## job 1620
==> flow/design.v (excerpt) <==
module vga_top(
	input ClkPort,
	input BtnC,
	input BtnU,
	input BtnD,
	input BtnR,
	input BtnL,
	input MoveTick,  
	output hSync, vSync,
	output [3:0] vgaR, vgaG, vgaB,
	output An0, An1, An2, An3, An4, An5, An6, An7,
	output Ca, Cb, Cc, Cd, Ce, Cf, Cg, Dp,
	output MemOE, MemWR, RamCS, QuadSpiFlashCS
	);
Settings: LEC_CHECK=0, ABC_AREA=1, CAP_MARGIN=20, CELL_PAD_IN_SITES_DETAIL_PLACEMENT=0, CELL_PAD_IN_SITES_GLOBAL_PLACEMENT=3, CORE_MARGIN=3, CORE_UTILIZATION=40, CTS_CLUSTER_DIAMETER=160, CTS_CLUSTER_SIZE=42, GPL_TIMING_DRIVEN=0, PLACE_DENSITY=0.7, SLEW_MARGIN=15; clock period 12.0 ns.
run.sh (not shown) runs the stock make flow with config.mk's settings and CLKGATE_MAP_FILE=.
global placement (3_3_place_gp): job 1620 exited with error
#### Input delta (job 5112 over job 1620)
Settings: a deleted CTS_CLUSTER_SIZE that had been 42; an added PLACE_DENSITY_LB_ADDON of 0.16; a change of SLEW_MARGIN from 15 to 20; a change of CELL_PAD_IN_SITES_DETAIL_PLACEMENT from 0 to 1; a change of CTS_CLUSTER_DIAMETER from 160 to 310; a deleted GPL_TIMING_DRIVEN that had been 0; a deleted PLACE_DENSITY that had been 0.7; a change of CORE_MARGIN from 3 to 2; a deleted ABC_AREA that had been 1.
Findings:
Job 5112 has completed all stages; timing, DRC and antenna checks passed.
NOTE: vertical die size in job 5112 falls short of that of job 1620
Job 5112 vs. job 1620: floorplan core area now sits lower; cell count listed in synth_stat.txt now sits lower.
[compare] base=job 1620 new=job 5112: synthesized area now smaller, share of synthesized cell area in full adder, half adder and majority cells now larger, synthesized cell count now smaller.
Edits applied to the flow inputs when going from job 5112 to job 7662:
Settings: CTS_CLUSTER_SIZE: unset -> 99; PLACE_DENSITY_LB_ADDON: 0.16 -> unset; CELL_PAD_IN_SITES_DETAIL_PLACEMENT: 1 -> unset; CELL_PAD_IN_SITES_GLOBAL_PLACEMENT: 3 -> unset; CORE_ASPECT_RATIO: unset -> 0.5; CTS_CLUSTER_DIAMETER: 310 -> 174; HOLD_SLACK_MARGIN: unset -> -0.07; PLACE_DENSITY: unset -> 0.35; TNS_END_PERCENT: unset -> 5; CORE_UTILIZATION: 40 -> 60; GPL_ROUTABILITY_DRIVEN: unset -> 0.
[summary]
- | share of power burned in registers | job 7662 vs job 5112 | 0.5 points higher |
- Of job 7662 and job 5112, job 5112 shows the lower max-slew headroom at the worst pin, with job 7662 above it.
- When job 7662 is set beside job 5112, its fraction of area in multi-input gates turns out to be 1.4 points larger.
- Power, job 7662 and job 5112: smaller value in job 7662
- Going from job 5112 to job 7662, the worst reg-to-reg path cell count was found to have gone down by 2.
- Summary of job 7662 over job 5112: routing usage on met1 +10 points; routing usage on met3 +10 points; wire length -22,000 µm.
- The final critical-path setup slack of job 7662 is higher than that of job 5112.
- The growth of design area from synthesis to finish in job 7662 sits 2.1 points below the value recorded for job 5112.
### job 7662 -> job 9414
Settings: CTS_CLUSTER_SIZE removed (was 99); CORE_ASPECT_RATIO removed (was 0.5); CORE_UTILIZATION changed from 60 to 65; HOLD_SLACK_MARGIN removed (was -0.07); PLACE_DENSITY removed (was 0.35); TNS_END_PERCENT removed (was 5); GPL_ROUTABILITY_DRIVEN removed (was 0); CTS_CLUSTER_DIAMETER removed (was 174); the clock period (ns, I/O delays scaled along) changed from 12.0 to 8.85.
Findings:
Job 9414: done, clean on timing, DRC and antenna
Job 7662 → job 9414: core occupancy in the finished layout shows an increase of 5.2 points; largest net degree at the start of global routing moved down.
Job 7662 ended up with vgaB[0] as its capturing element of the worst setup path; job 9414 ended up with vgaB[3].
Job 9414: total met2 wirelength after detailed routing 8.5% above job 7662

* * *

Starting RTL as in the previous note.
export LEC_CHECK = 0
export ABC_AREA = 0
export CAP_MARGIN = 20
export CORE_ASPECT_RATIO = 1.2
export CORE_MARGIN = 7
export CORE_UTILIZATION = 64
export CTS_CLUSTER_DIAMETER = 285
export CTS_CLUSTER_SIZE = 100
export GPL_ROUTABILITY_DRIVEN = 1
export GPL_TIMING_DRIVEN = 1
export HOLD_SLACK_MARGIN = 0.28
export PLACE_DENSITY = 0.61
export SLEW_MARGIN = 20
export TNS_END_PERCENT = 35
create_clock -name core_clock -period 11.4 [get_ports {ClkPort}]
Next try:
- ABC_AREA: 0 -> not set
- CORE_ASPECT_RATIO: 1.2 -> not set
- CORE_MARGIN: 7 -> 2
- CORE_UTILIZATION: 64 -> 33
- CTS_CLUSTER_DIAMETER: 285 -> not set
- CTS_CLUSTER_SIZE: 100 -> not set
- GPL_ROUTABILITY_DRIVEN: 1 -> not set
- GPL_TIMING_DRIVEN: 1 -> not set
- HOLD_SLACK_MARGIN: 0.28 -> not set
- PLACE_DENSITY: 0.61 -> 0.6
- TNS_END_PERCENT: 35 -> not set
- clock period: 11.4 -> 12.5 ns (I/O delays scaled with it)
The changed run finished clean.
Die area came out higher by 73%.
Non-clock buffer count rises by 8.
Clock-buffer cell count rises by 1.
Critical path depth rises by 1.
Clock skew increases by 0.0036 ns.
Design area rose by about 2.5%.
Core utilization is lower by 33 points.
Next try:
- CORE_UTILIZATION: 33 -> 71
- clock period: 12.5 -> 9.52 ns (I/O delays scaled with it)
Result: Final area fell by 2.8%. Power rises by 36%. Non-clock buffer count went down by 13. Sequential share of layout area rose by 0.36 points. Worst setup slack degrades by 2.3 ns. Clock power is higher by 46%. Clock skew hardly moves. Via count rose by about 11%. Routed wire length falls by about 0.7%.

* * *

## v32
Starting RTL as in the previous note.
Settings: LEC_CHECK=0, ABC_AREA=1, CAP_MARGIN=30, CELL_PAD_IN_SITES_DETAIL_PLACEMENT=2, CELL_PAD_IN_SITES_GLOBAL_PLACEMENT=3, CORE_MARGIN=2, CORE_UTILIZATION=51, GPL_ROUTABILITY_DRIVEN=1, GPL_TIMING_DRIVEN=0, HOLD_SLACK_MARGIN=0.04, MAX_ROUTING_LAYER=met4, PLACE_DENSITY_LB_ADDON=0.02, SLEW_MARGIN=10, TNS_END_PERCENT=30; clock period 9.28 ns.
Status: v32 FAILED at 3_1_place_gp_skip_io (tool error)
Setup changes, v32 to v41
- PLACE_DENSITY_LB_ADDON: 0.02 -> unset
- SLEW_MARGIN: 10 -> 20
- CELL_PAD_IN_SITES_GLOBAL_PLACEMENT: 3 -> unset
- GPL_ROUTABILITY_DRIVEN: 1 -> unset
- MAX_ROUTING_LAYER: met4 -> unset
- CORE_UTILIZATION: 51 -> 60
- CELL_PAD_IN_SITES_DETAIL_PLACEMENT: 2 -> unset
- CAP_MARGIN: 30 -> 20
- HOLD_SLACK_MARGIN: 0.04 -> unset
- GPL_TIMING_DRIVEN: 0 -> unset
- ABC_AREA: 1 -> unset
- TNS_END_PERCENT: 30 -> unset
- the clock period (ns, I/O delays scaled along): 9.28 -> 5.39
==> comparison <==
- Nothing crashed in v41 and all stages finished; the problem is that the final layout failed, the offending checks being negative setup slack.
- Diff v32 -> v41: cell count listed in synth_stat.txt saw a decrease, post-synthesis share of cell area spent on and, or, nand and nor gates saw a decrease.
- Measured against v41, the total standard cell area after synthesis of v32 comes out at 1.11 times the reference value.
- As of v41, die size had fallen by more than 10% compared to v32.
- Between v32 and v41, gate count after technology mapping is lower for v41, v32 comes in above that.
Inputs modified between v41 and v58:
- putting SETUP_SLACK_MARGIN at 1.1 where nothing was set
- swapping 60 for 72 in CORE_UTILIZATION
- putting CTS_CLUSTER_SIZE at 14 where nothing was set
- swapping 5.39 for 8.85 in the clock period (ns, I/O delays scaled along)
==> results <==
Summary: internal power, v58 better than v41. In the flow results for v58 and v41, the cell area after placement is larger on v41. When the final numbers for v58 and v41 were put side by side, the wire length turned out to be greater in v41. The combinational share of power in v58 sits 5.5 points below the value recorded for v41. Summary of v58 over v41: well-tap cell count shows a reduction of 109; tightest hold margin shows a reduction of 0.0061 ns. In summary, v58 completed successfully, with a layout that passed the timing, design-rule and antenna checks.
Here is what was changed in the inputs of v49 compared with v58.
- SETUP_SLACK_MARGIN no longer set, was 1.1
- CTS_CLUSTER_SIZE no longer set, was 14
- SLEW_MARGIN now 10, was 20
- CORE_UTILIZATION now 54, was 72
- the clock period (ns, I/O delays scaled along) now 12.0, was 8.85
### Flow results
- v49 finished end to end and its layout was clean on timing, DRC and antenna.
- On count of placed standard cells including taps, the higher figure sits with v49, not v58.
- Diff v58 -> v49: internal power lower, final standard cell count with taps included and fillers excluded went up.
- Delta (v49 minus v58): met3 wire length -about 30%, total track usage -12 points.
- Number of detailed-routing iterations run before antenna repair (v49 over v58): decrease, 5
Modified inputs, v50 compared to v49
- setting CTS_CLUSTER_DIAMETER to 310 for the first time
- setting CTS_CLUSTER_SIZE to 42 for the first time
- changing CORE_UTILIZATION from 54 to 40
- setting CELL_PAD_IN_SITES_GLOBAL_PLACEMENT to 3 for the first time
- setting CELL_PAD_IN_SITES_DETAIL_PLACEMENT to 0 for the first time
- changing SLEW_MARGIN from 10 to 20
- setting PLACE_DENSITY to 0.7 for the first time
==> comparison <==
Share of cell area taken by flip-flops and latches: higher on v49
v50 ended up with a higher number of tap instances than v49 did.
Routed wire length for v50: 9.4% up relative to v49
The cell with the largest stage delay on the worst path comes out dfstp_2 in one run and ha_1 in the other, namely in v49 and v50 respectively.
Taking v49 as the reference, in v50 worst supply voltage drop on vdd grew by about 14%, power has increased, largest fanout on the critical path lost 14.
[compare] base=v49 new=v50: fraction of power consumed by combinational cells has increased, switching share of power has increased, total via count in the routed design has decreased.

* * *

vga_top again, from the RTL that the note above started with.
export LEC_CHECK = 0
export CAP_MARGIN = 20
export CORE_ASPECT_RATIO = 1.96
export CORE_MARGIN = 2
export CORE_UTILIZATION = 40
export CTS_CLUSTER_DIAMETER = 101
export CTS_CLUSTER_SIZE = 99
export HOLD_SLACK_MARGIN = -0.07
export SLEW_MARGIN = 20
create_clock -name core_clock -period 12.0 [get_ports {ClkPort}]
The starting point finished clean.
Rerun with:
==> flow/config.mk (replaced) <==
export PLATFORM = sky130hd
export DESIGN_NAME = vga_top
export DESIGN_NICKNAME = vga_top
export VERILOG_FILES = /design/flow/design.v
export SDC_FILE = /design/flow/constraint.sdc
export NUM_CORES = 4
export LEC_CHECK = 0
export ABC_AREA = 1
export CAP_MARGIN = 20
export CELL_PAD_IN_SITES_DETAIL_PLACEMENT = 0
export CELL_PAD_IN_SITES_GLOBAL_PLACEMENT = 3
export CORE_MARGIN = 3
export CORE_UTILIZATION = 40
export CTS_CLUSTER_DIAMETER = 160
export CTS_CLUSTER_SIZE = 42
export GPL_TIMING_DRIVEN = 0
export MAX_ROUTING_LAYER = met4
export MIN_ROUTING_LAYER = met2
export PLACE_DENSITY = 0.7
export SLEW_MARGIN = 15
export TNS_END_PERCENT = 50
What happened:
- The new run aborted during global placement
- area after synthesis went up by about 11%
- synthesized cell count increases by about 34%
- die size is higher by 13%
Rerun with:
==> flow/config.mk (replaced) <==
export PLATFORM = sky130hd
export DESIGN_NAME = vga_top
export DESIGN_NICKNAME = vga_top
export VERILOG_FILES = /design/flow/design.v
export SDC_FILE = /design/flow/constraint.sdc
export NUM_CORES = 4
export LEC_CHECK = 0
export CAP_MARGIN = 20
export CELL_PAD_IN_SITES_GLOBAL_PLACEMENT = 3
export CORE_MARGIN = 2
export CORE_UTILIZATION = 40
export CTS_CLUSTER_DIAMETER = 317
export PLACE_DENSITY = 0.6
export SLEW_MARGIN = 20
Outcome: Now the flow went through all stages and came out clean; die size drops by roughly a tenth; area after synthesis drops by roughly a tenth; synthesized cell count drops by a quarter to a third.
Rerun with:
--- a/flow/config.mk
+++ b/flow/config.mk
@@ -9 +9 @@
-export CELL_PAD_IN_SITES_GLOBAL_PLACEMENT = 3
+export CORE_ASPECT_RATIO = 0.5
@@ -11,3 +11,4 @@
-export CORE_UTILIZATION = 40
-export CTS_CLUSTER_DIAMETER = 317
-export PLACE_DENSITY = 0.6
+export CORE_UTILIZATION = 60
+export CTS_CLUSTER_DIAMETER = 174
+export CTS_CLUSTER_SIZE = 99
+export HOLD_SLACK_MARGIN = -0.07
Setup slack is better by 0.094 ns.
Non-clock buffer count went down by 16.
Sequential share of layout area went up by 0.23 points.
Hold slack hardly moves.
Count of clock-buffer cells in the layout stays the same.
Die area went down by 33%.
Fmax went up by 1.0%.
Global-route usage went up by 11 points.
Routed wire length went down by 12%.
Rerun with:
--- a/flow/config.mk
+++ b/flow/config.mk
@@ -14 +14,2 @@
-export HOLD_SLACK_MARGIN = -0.07
+export HOLD_SLACK_MARGIN = 0.26
+export SETUP_SLACK_MARGIN = 2.16
@@ -15,0 +17 @@
+export TNS_END_PERCENT = 35
What happened: Setup slack does not change. Wire length is unchanged. Global-route usage stays the same. Die area stays the same. Sequential power barely changes.
Power and IR drop assume default switching activity.
